## IOTDF
module IOTDF( clk, rst, in_en, iot_in, fn_sel, busy, valid, iot_out);
input          clk;
input          rst;
input          in_en;
input  [7:0]   iot_in;
input  [2:0]   fn_sel;
output         busy;
output         valid;
output [127:0] iot_out;
localparam DES_ENCRYPT = 3'b001;
localparam DES_DECRYPT = 3'b010;
localparam CRC_GEN     = 3'b011;
localparam SORT        = 3'b100;
localparam IDLE    = 2'd0;
localparam LOAD    = 2'd1;
(* fsm_encoding = "auto" *) reg [1:0]   current_state, next_state;
reg [3:0]   load_cnt, load_cnt_next;
reg         load_sel, load_sel_next;
reg [127:0] data_buf0, data_buf0_next;
reg [127:0] data_buf1, data_buf1_next;
reg [1:0]   buffer_full, buffer_full_next;
reg         compute_sel, compute_sel_next;
reg         compute_active, compute_active_next;
reg         busy_reg, busy_reg_next;
reg [127:0] result_reg, result_reg_next;
reg         valid_reg, valid_reg_next;
reg         des_start_reg, des_start_reg_next;
reg         crc_sort_start_reg, crc_sort_start_reg_next;
reg         des_en_reg, des_en_reg_next;
reg         crc_sort_en_reg, crc_sort_en_reg_next;
(* synopsys_clock_gating = "true" *) wire enable;
function automatic [127:0] write_byte;
    input [127:0] word_in;
    input [3:0]  byte_idx;
    input [7:0]  byte_value;
    begin
  ...
Size in the first run: ~140 I/O pins, roughly 49000 sq um of cells after synthesis.
export LEC_CHECK = 0
export CAP_MARGIN = 20
export CORE_MARGIN = 2
export CORE_UTILIZATION = 70
export CTS_CLUSTER_DIAMETER = 313
export CTS_CLUSTER_SIZE = 24
export HOLD_SLACK_MARGIN = -0.04
export SLEW_MARGIN = 20
create_clock -name core_clock -period 2.21 [get_ports {clk}]
run.sh (not shown) runs the stock make flow with config.mk's settings and CLKGATE_MAP_FILE=.
The first run did not get past global routing with GRT-0232.
Edit:
--- a/flow/config.mk
+++ b/flow/config.mk
@@ -9,6 +9,3 @@
 export CORE_MARGIN = 2
-export CORE_UTILIZATION = 70
-export CTS_CLUSTER_DIAMETER = 313
-export CTS_CLUSTER_SIZE = 24
-export HOLD_SLACK_MARGIN = -0.04
+export CORE_UTILIZATION = 40
 export SLEW_MARGIN = 20
==> flow/constraint.sdc (replaced) <==
create_clock -name core_clock -period 3.74 [get_ports {clk}]
set_input_delay 0.7480 -clock core_clock [delete_from_list [all_inputs] [get_ports {clk}]]
set_output_delay 0.7480 -clock core_clock [all_outputs]
set_load 0.01 [all_outputs]
This time the run completed with no timing, DRC or antenna violations. Die size rises by 74%. Area after synthesis is unchanged. Synthesized cell count stays the same.
Edit:
--- a/flow/config.mk
+++ b/flow/config.mk
@@ -9,3 +9,5 @@
 export CORE_MARGIN = 2
-export CORE_UTILIZATION = 40
+export CORE_UTILIZATION = 68
+export CTS_CLUSTER_SIZE = 37
+export MAX_ROUTING_LAYER = met4
 export SLEW_MARGIN = 20
==> flow/constraint.sdc (replaced) <==
create_clock -name core_clock -period 2.38 [get_ports {clk}]
set_input_delay 0.4760 -clock core_clock [delete_from_list [all_inputs] [get_ports {clk}]]
set_output_delay 0.4760 -clock core_clock [all_outputs]
set_load 0.01 [all_outputs]
Outcome: The changed run stopped in global routing. Synthesized cell count does not change. Die size drops by about 40%. Synthesized area stays the same.
Edit:
--- a/flow/config.mk
+++ b/flow/config.mk
@@ -9,5 +9,3 @@
 export CORE_MARGIN = 2
-export CORE_UTILIZATION = 68
-export CTS_CLUSTER_SIZE = 37
-export MAX_ROUTING_LAYER = met4
+export CORE_UTILIZATION = 58
 export SLEW_MARGIN = 20
==> flow/constraint.sdc (replaced) <==
create_clock -name core_clock -period 2.57 [get_ports {clk}]
set_input_delay 0.5140 -clock core_clock [delete_from_list [all_inputs] [get_ports {clk}]]
set_output_delay 0.5140 -clock core_clock [all_outputs]
set_load 0.01 [all_outputs]
With this change the flow produced a layout that fails on setup timing.
Die area climbs by 17%.
Area after synthesis is unchanged.
Synthesized cell count does not change.
Edit:
--- a/flow/config.mk
+++ b/flow/config.mk
@@ -9,3 +9,5 @@
 export CORE_MARGIN = 2
-export CORE_UTILIZATION = 58
+export CORE_UTILIZATION = 70
+export CTS_CLUSTER_DIAMETER = 313
+export CTS_CLUSTER_SIZE = 24
 export SLEW_MARGIN = 20
Outcome: The new run finished but failed the layout checks on setup timing. Via count grows by about 7%. Worst setup slack improves by 0.057 ns. Clock-buffer cell count shrinks by 72. Synthesized cell count is unchanged. Design area shrinks by 3.4%. First-iteration DRC count grows by 48%. Utilization grows by 12 points. Total power shrinks by 12%. Combinational power grows by about 3%. Hold slack improves by 0.038 ns.
Edit:
--- a/flow/config.mk
+++ b/flow/config.mk
@@ -12,2 +12,4 @@
 export CTS_CLUSTER_SIZE = 24
+export HOLD_SLACK_MARGIN = 0.29
+export SETUP_SLACK_MARGIN = 0.68
 export SLEW_MARGIN = 20
==> flow/constraint.sdc (replaced) <==
create_clock -name core_clock -period 2.28 [get_ports {clk}]
set_input_delay 0.4560 -clock core_clock [delete_from_list [all_inputs] [get_ports {clk}]]
set_output_delay 0.4560 -clock core_clock [all_outputs]
set_load 0.01 [all_outputs]
Result:
- This time the run never finished: it broke off in global routing with GRT-0232
- area after synthesis does not change
- die area is unchanged
- synthesized cell count does not change
Power and IR drop assume default switching activity.
